==> flow/design.v <==
module S_AXI_LITE#(
		parameter integer S_AXI_LITE_SIZE = 5,
		parameter integer S_AXI_DATA_SIZE = 32 
		)(
		input S_AXI_ACLK,
		input S_AXI_ARESETN,
        input  [ 31 : 0] S_AXI_LITE_ARADDR,
        output S_AXI_LITE_ARREADY,
        input  S_AXI_LITE_ARVALID,
        output S_AXI_LITE_RVALID,
        input  S_AXI_LITE_RREADY,
        output [S_AXI_DATA_SIZE - 1: 0] S_AXI_LITE_RDATA,
        input  [ 31 : 0] S_AXI_LITE_AWADDR,
        output S_AXI_LITE_AWREADY,
        input  S_AXI_LITE_AWVALID,
        input  S_AXI_LITE_WVALID,
        output S_AXI_LITE_WREADY,
        input  [S_AXI_DATA_SIZE - 1: 0] S_AXI_LITE_WDATA,
        output S_AXI_LITE_BVALID,
        input S_AXI_LITE_BREADY
		);
		reg [S_AXI_DATA_SIZE - 1: 0] axi_reg0;
		reg [S_AXI_DATA_SIZE - 1: 0] axi_reg1;
		reg [S_AXI_DATA_SIZE - 1: 0] axi_reg2;
		reg [S_AXI_DATA_SIZE - 1: 0] axi_reg3;
		reg [S_AXI_DATA_SIZE - 1: 0] axi_reg4;
		reg [S_AXI_DATA_SIZE - 1: 0] axi_reg5;
        reg [ 31 : 0] axi_araddr ;
        reg [ 31 : 0] axi_awaddr ;
        reg [S_AXI_DATA_SIZE - 1: 0] axi_wdata;
        reg [S_AXI_DATA_SIZE - 1: 0] axi_rdata;
        reg awready;
        reg wready;
        reg awlatch;
        reg bvalid;
        reg axi_wen;
        reg axi_wack;
        reg arready;
        reg rvalid;
        reg axi_rvalid;
        assign S_AXI_LITE_AWREADY = awready;
        assign S_AXI_LITE_WREADY  = wready;
        assign S_AXI_LITE_BVALID = bvalid;
        assign S_AXI_LITE_ARREADY = arready;
        assign S_AXI_LITE_RVALID = axi_rvalid;
        assign S_AXI_LITE_RDATA = axi_rdata;
        always@(posedge S_AXI_ACLK)
          if(S_AXI_ARESETN == 'b0)
            bvalid <= 0;
          else if(S_AXI_LITE_BREADY && ~bvalid)
            bvalid <= 'b1;
          else
            bvalid <= 'b0;
        always@(posedge S_AXI_ACLK)
          if(S_AXI_ARESETN == 'b0)
            awready <= 'b0;
          else if(S_AXI_LITE_AWVALID && S_AXI_LITE_WVALID && ~awready)
            awready <= 'b1;
          else if(wready)
            awready <= 'b0;
          else
            awready <= awready;
        always@(posedge S_AXI_ACLK)
            if(S_AXI_ARESETN == 'b0)
                axi_awaddr <= 0;
            else if (awready)
                axi_awaddr <= S_AXI_LITE_AWADDR;
            else
                axi_awaddr <= axi_awaddr;
        always@(posedge S_AXI_ACLK)
          if(S_AXI_ARESETN == 'b0)
            wready <= 0;
          else if(S_AXI_LITE_WVALID && ~wready && awready)
            wready <= 'b1;
          else
            wready <= 'b0;
        always@(posedge S_AXI_ACLK)
          if(S_AXI_ARESETN == 'b0) begin
            axi_wdata <= 0;
            axi_wen <= 0;
          end else if(awready && wready) begin
            axi_wdata <= S_AXI_LITE_WDATA;
            axi_wen <= 'b1;
          end else if(axi_wen)
            axi_wen <= 'b0;
          else begin
            axi_wdata <= axi_wdata;
            axi_wen <= axi_wen;
          end
        always@(posedge S_AXI_ACLK)
          if(S_AXI_ARESETN == 'b0)begin
		    axi_reg0 <= 0;
		    axi_reg1 <= 0;
		    axi_reg2 <= 0;
		    axi_reg3 <= 0;
		    axi_reg4 <= 0;
		    axi_reg5 <= 0;
		  end else if (axi_awaddr[ S_AXI_LITE_SIZE - 1 :0] == 5'd0)begin
            if(axi_wen) begin
             axi_reg0<= axi_wdata;
             axi_wack <= 'b1;
            end else begin
             axi_reg0<= axi_reg0;
             axi_wack <= 'b0;
            end
		  end else if (axi_awaddr[ S_AXI_LITE_SIZE - 1 :0] == 5'd4)begin
            if(axi_wen) begin
             axi_reg1<= axi_wdata;
             axi_wack <= 'b1;
            end else begin
             axi_reg1<= axi_reg1;
             axi_wack <= 'b0;
            end
		  end else if (axi_awaddr[ S_AXI_LITE_SIZE - 1 :0] == 5'd8)begin
            if(axi_wen) begin
             axi_reg2<= axi_wdata;
             axi_wack <= 'b1;
            end else begin
             axi_reg2<= axi_reg2;
             axi_wack <= 'b0;
            end
		  end else if (axi_awaddr[ S_AXI_LITE_SIZE - 1 :0] == 5'd12)begin
            if(axi_wen) begin
             axi_reg3<= axi_wdata;
             axi_wack <= 'b1;
            end else begin
             axi_reg3<= axi_reg3;
             axi_wack <= 'b0;
            end
		  end else if (axi_awaddr[ S_AXI_LITE_SIZE - 1 :0] == 5'd16)begin
            if(axi_wen) begin
             axi_reg4<= axi_wdata;
             axi_wack <= 'b1;
            end else begin
             axi_reg4<= axi_reg4;
             axi_wack <= 'b0;
            end
		  end else if (axi_awaddr[ S_AXI_LITE_SIZE - 1 :0] == 5'd20)begin
            if(axi_wen) begin
             axi_reg5<= axi_wdata;
             axi_wack <= 'b1;
            end else begin
             axi_reg5<= axi_reg5;
             axi_wack <= 'b0;
            end
		  end
        always@(posedge  S_AXI_ACLK)
          if(S_AXI_ARESETN == 'b0)
            arready <= 'b0;
          else if(S_AXI_LITE_ARVALID && ~arready)
            arready <= 'b1;
          else
            arready <= 'b0;
        always@(posedge S_AXI_ACLK)
          if(S_AXI_ARESETN == 'b0)
            axi_araddr <= 0;
          else if(arready)
            axi_araddr <= S_AXI_LITE_ARADDR;
          else
            axi_araddr <= axi_araddr;
        always@(posedge  S_AXI_ACLK)
          if(S_AXI_ARESETN == 'b0)
            rvalid <= 'b0;
          else if(arready && S_AXI_LITE_RREADY && ~rvalid)
            rvalid <= 'b1;
          else
            rvalid <= 'b0;
        always@(posedge S_AXI_ACLK)
          if(S_AXI_ARESETN == 'b0)begin
            axi_rvalid <= 'b0;
            axi_rdata <= 'b0;
		  end else if(axi_araddr[ S_AXI_LITE_SIZE - 1 :0] == 5'd0)begin
            if(rvalid)begin
              axi_rdata <= axi_reg0;
              axi_rvalid <= 'b1;
            end else begin
              axi_rvalid <= 'b0;
              axi_rdata <= axi_rdata;
            end
		  end else if(axi_araddr[ S_AXI_LITE_SIZE - 1 :0] == 5'd4)begin
            if(rvalid)begin
              axi_rdata <= axi_reg1;
              axi_rvalid <= 'b1;
            end else begin
              axi_rvalid <= 'b0;
              axi_rdata <= axi_rdata;
            end
		  end else if(axi_araddr[ S_AXI_LITE_SIZE - 1 :0] == 5'd8)begin
            if(rvalid)begin
              axi_rdata <= axi_reg2;
              axi_rvalid <= 'b1;
            end else begin
              axi_rvalid <= 'b0;
              axi_rdata <= axi_rdata;
            end
		  end else if(axi_araddr[ S_AXI_LITE_SIZE - 1 :0] == 5'd12)begin
            if(rvalid)begin
              axi_rdata <= axi_reg3;
              axi_rvalid <= 'b1;
            end else begin
              axi_rvalid <= 'b0;
              axi_rdata <= axi_rdata;
            end
		  end else if(axi_araddr[ S_AXI_LITE_SIZE - 1 :0] == 5'd16)begin
            if(rvalid)begin
              axi_rdata <= axi_reg4;
              axi_rvalid <= 'b1;
            end else begin
              axi_rvalid <= 'b0;
              axi_rdata <= axi_rdata;
            end
		  end else if(axi_araddr[ S_AXI_LITE_SIZE - 1 :0] == 5'd20)begin
            if(rvalid)begin
              axi_rdata <= axi_reg5;
              axi_rvalid <= 'b1;
            end else begin
              axi_rvalid <= 'b0;
              axi_rdata <= axi_rdata;
            end
			end else begin
              axi_rvalid <= 'b0;
              axi_rdata <= axi_rdata;
            end
endmodule
clock: 2.78 ns
lec_check: 0
cap_margin: 15
core_margin: 2
core_utilization: 72
cts_cluster_diameter: 336
cts_cluster_size: 10
setup_slack_margin: 0.45
slew_margin: 20
run.sh (not shown) runs the stock make flow with config.mk's settings and CLKGATE_MAP_FILE=.
The baseline produced a clean layout.
Next try:
- CAP_MARGIN: 15 -> 20
- CORE_UTILIZATION: 72 -> 71
- CTS_CLUSTER_DIAMETER: 336 -> unset
- CTS_CLUSTER_SIZE: 10 -> unset
- SETUP_SLACK_MARGIN: 0.45 -> -0.08
- clock period: 2.78 -> 1.74 ns (I/O delays scaled with it)
This time the run finished with setup timing left.
Clock power rose by 62%.
Critical path depth is unchanged.
Utilization climbs by 2.3 points.
Routed wire length rises by 6.0%.
Via count rose by 3.9%.
Non-clock buffer count rises by 21.
Hold slack gets worse by 0.037 ns.
Sequential share of layout area shrinks by 1.4 points.
Count of clock-buffer cells in the layout is higher by 4.
Synthesized area does not change.
Cell area came out higher by 3.4%.
Next try:
- CORE_UTILIZATION: 71 -> 66
- SETUP_SLACK_MARGIN: -0.08 -> unset
- clock period: 1.74 -> 2.2 ns (I/O delays scaled with it)
The changed run completed with no timing, DRC or antenna violations. Worst setup slack gets better by 0.16 ns. Synthesized area does not change. Global-route usage drops by 4.9 points. Routed wire length shrinks by 5.2%. Critical path depth does not change. Die size is higher by 7.3%. Via count went down by 4.4%. Count of clock-buffer cells in the layout fell by 1. Cell count is about the same. Design area shrinks by 0.75%. Flip-flop count is unchanged.
Next try:
- CORE_UTILIZATION: 66 -> 40
- clock period: 2.2 -> 4.0 ns (I/O delays scaled with it)
What happened:
- The changed run ran to the end with no violations
- synthesized cell count stays the same
- non-clock buffer count falls by 29
- global-route usage is lower by 13 points
- sequential power goes down by well over a third
- routed wire length rises by a few percent
- total power came out lower by well over a third
- setup slack improved by 1.3 ns
- hold slack gets worse by 0.0034 ns
- count of clock-buffer cells in the layout climbs by 13
- clock power went down by well over a third
Next try:
- clock period: 4.0 -> 2.64 ns (I/O delays scaled with it)
Outcome: The changed run produced a clean layout; non-clock buffer count grows by 26; wire length stays flat; power grows by 48%.
Next try:
- CORE_UTILIZATION: 40 -> 71
- CTS_CLUSTER_DIAMETER: unset -> 27
- CTS_CLUSTER_SIZE: unset -> 44
- SETUP_SLACK_MARGIN: unset -> 0.51
- clock period: 2.64 -> 1.74 ns (I/O delays scaled with it)
Effect: This time the run failed in 4_1_cts. Die size came out lower by 43%. Synthesized cell count does not change. Area after synthesis does not change.

job 1474:
RTL: the design.v shown in full above, as it stands there.
clock: 1.46 ns
lec_check: 0
cap_margin: 0
core_margin: 2
core_utilization: 70
cts_cluster_diameter: 184
cts_cluster_size: 37
place_density: 0.37
slew_margin: 20
Job 1474 got as far as global routing, where a tool error ended the run.
> inputs changed (job 1474 -> job 5562)
- removing PLACE_DENSITY (formerly 0.37)
- changing CTS_CLUSTER_DIAMETER from 184 to 104
- removing CTS_CLUSTER_SIZE (formerly 37)
- setting ABC_AREA to 1 for the first time
- changing the clock period (ns, I/O delays scaled along) from 1.46 to 1.56
==> comparison <==
Between job 5562 and job 1474, the clock sink total figures differ only marginally.
Compared with job 1474, in job 5562 synthesized cell count now sits higher; chip footprint lost 1.8%; mux contribution to synthesized area lower.
Job 1474 never completed, since it errored out during global routing.
Job 5562: it failed during global routing, and the tool reported DPL-0038.
Input changes introduced in job 7201 (baseline for comparison: job 5562):
- clearing ABC_AREA, which used to be 1
- putting CTS_CLUSTER_SIZE at 21 where nothing was set
- swapping 0 for 20 in CAP_MARGIN
Notes after the runs:
Looking at synthesized area across job 7201 and job 5562, the one that comes out lower is job 5562.
Per the comparison of job 7201 with job 5562, number of instances resized during post-cts repair went down 106; sequential share of the synthesized area went down 0.93 points; vertical die dimension went up about 0.9%; HPWL after detailed placement went up 12%.
Job 7201 ran in full, but the layout does not pass; the checks complain about negative setup slack.
Synthesized cell count of job 7201 falls short of that of job 5562 by a little under 10%.
Row area of the synthesized netlist per yosys stat: job 7201 higher / job 5562 lower
Here is what was changed in the inputs of job 920 compared with job 7201.
- removing CTS_CLUSTER_DIAMETER (formerly 104)
- removing CTS_CLUSTER_SIZE (formerly 21)
- changing CORE_UTILIZATION from 70 to 35
- changing the clock period (ns, I/O delays scaled along) from 1.56 to 2.64
Results
- In summary, job 920 completed successfully, with a layout that passed the timing, design-rule and antenna checks.
- For power dissipated by switching net loads, dividing the value from job 7201 by the value from job 920 gives 1.4.
- Job 920 ends up with a global-route wire length before repair that is 2.5 mm higher than in job 7201.
- Job 920 vs job 7201: combinational share of power down
- Total design power (lower): job 920
- Internal portion of total power is higher on job 7201
- Utilization job 7201 -> job 920: down
- Higher total via count after detailed routing was reported by job 7201, not job 920.
- Startpoint-to-endpoint class of the critical path = reg2out: job 920; startpoint-to-endpoint class of the critical path = reg2reg: job 7201
- Higher switching share of power was reported by job 7201, not job 920.

RTL: the design.v shown in full above, as it stands there.
clock: 3.36 ns
lec_check: 0
abc_area: 0
cap_margin: 35
cell_pad_in_sites_detail_placement: 1
cell_pad_in_sites_global_placement: 2
core_aspect_ratio: 0.56
core_margin: 7
core_utilization: 40
cts_cluster_diameter: 354
gpl_routability_driven: 0
gpl_timing_driven: 0
max_routing_layer: met4
min_routing_layer: met2
setup_slack_margin: 0.67
slew_margin: 30
tns_end_percent: 25
==> next run, changes <==
Settings changed: ABC_AREA 0 to 1, CAP_MARGIN 35 to 20, CELL_PAD_IN_SITES_DETAIL_PLACEMENT 1 to default, CELL_PAD_IN_SITES_GLOBAL_PLACEMENT 2 to default, CORE_ASPECT_RATIO 0.56 to default, CORE_MARGIN 7 to 2, CORE_UTILIZATION 40 to 72, CTS_CLUSTER_DIAMETER 354 to default, GPL_ROUTABILITY_DRIVEN 0 to default, GPL_TIMING_DRIVEN 0 to default, MAX_ROUTING_LAYER met4 to default, MIN_ROUTING_LAYER met2 to default, PLACE_DENSITY from default to 0.65, SETUP_SLACK_MARGIN 0.67 to default, SLEW_MARGIN 30 to 20, TNS_END_PERCENT 25 to default.
Clock period 3.36 ns to 1.97 ns, I/O delays scaled along.
Result: The new run completed without violations. Critical path depth is lower by 5. Clock power grows by 54%. Global-route usage falls by 11 points. Register-to-register slack loses 0.46 ns. Design area drops by 3.6%. Hold slack got worse by 0.26 ns. Die area decreases by 51%. Count of clock-buffer cells in the layout came out higher by 1. Utilization goes up by 37 points. Sequential share of layout area went up by 1.6 points. Synthesized cell count is higher by 7.6%.

// S_AXI_LITE: RTL as listed in full above, without the edits since
make LEC_CHECK=0 CAP_MARGIN=5 CELL_PAD_IN_SITES_GLOBAL_PLACEMENT=0 CORE_MARGIN=2 CORE_UTILIZATION=70 CTS_CLUSTER_DIAMETER=257 CTS_CLUSTER_SIZE=18 GPL_TIMING_DRIVEN=1 MAX_ROUTING_LAYER=met4 MIN_ROUTING_LAYER=met1 PLACE_DENSITY=0.8 SETUP_SLACK_MARGIN=0.5 SLEW_MARGIN=20 TNS_END_PERCENT=5 finish   # period 1.93 ns
Rerun with:
- ABC_AREA: not set -> 1
- CELL_PAD_IN_SITES_GLOBAL_PLACEMENT: 0 -> not set
- CORE_UTILIZATION: 70 -> 72
- CTS_CLUSTER_DIAMETER: 257 -> not set
- CTS_CLUSTER_SIZE: 18 -> not set
- GPL_TIMING_DRIVEN: 1 -> not set
- MAX_ROUTING_LAYER: met4 -> not set
- MIN_ROUTING_LAYER: met1 -> not set
- PLACE_DENSITY: 0.8 -> 0.65
- SETUP_SLACK_MARGIN: 0.5 -> 0.17
- TNS_END_PERCENT: 5 -> not set
- clock period: 1.93 -> 1.91 ns (I/O delays scaled with it)
What happened: The new run completed, yet does not pass: negative setup slack; synthesized cell count is higher by 7.6%; clock power is higher by 36%; sequential cell count stays the same; non-clock buffer count is lower by 24; core utilization is higher by 3.0 points; routed wire length is lower by 6.2%; global-route usage is lower by 1.2 points.
Rerun with:
- ABC_AREA: 1 -> not set
- CAP_MARGIN: 5 -> 20
- CORE_UTILIZATION: 72 -> 68
- CTS_CLUSTER_SIZE: not set -> 37
- PLACE_DENSITY: 0.65 -> not set
- SETUP_SLACK_MARGIN: 0.17 -> not set
- clock period: 1.91 -> 1.6 ns (I/O delays scaled with it)
=> The new run reached the layout checks and failed them: negative setup slack. Wire length climbs by 20%. Hold slack gets better by 0.13 ns. Area after synthesis climbs by 1.9%. Worst setup slack gets worse by 0.13 ns. Final area climbs by 6.3%. Non-clock buffer count climbs by 38. Utilization barely changes. Via count climbs by 4.6%. Power climbs by 18%. Synthesized cell count drops by 7.1%. Global-route usage climbs by 3.6 points.
Rerun with:
- ABC_AREA: not set -> 1
- CORE_UTILIZATION: 68 -> 72
- CTS_CLUSTER_SIZE: 37 -> not set
- PLACE_DENSITY: not set -> 0.9
- SETUP_SLACK_MARGIN: not set -> 0.5
- clock period: 1.6 -> 1.97 ns (I/O delays scaled with it)
Result: With this change the flow failed in global routing (DPL-0038); die area is lower by a little under a tenth; area after synthesis is lower slightly; synthesized cell count is higher by a little under a tenth.
Rerun with:
- ABC_AREA: 1 -> not set
- CORE_UTILIZATION: 72 -> 71
- CTS_CLUSTER_DIAMETER: not set -> 27
- PLACE_DENSITY: 0.9 -> not set
- SETUP_SLACK_MARGIN: 0.5 -> 0.51
- clock period: 1.97 -> 1.74 ns (I/O delays scaled with it)
The changed run failed in clock tree synthesis with DPL-0038.
Area after synthesis climbs slightly.
Die size climbs by a few percent.
Synthesized cell count drops by a little under a tenth.
Power is estimated from default activity; no workload was simulated.
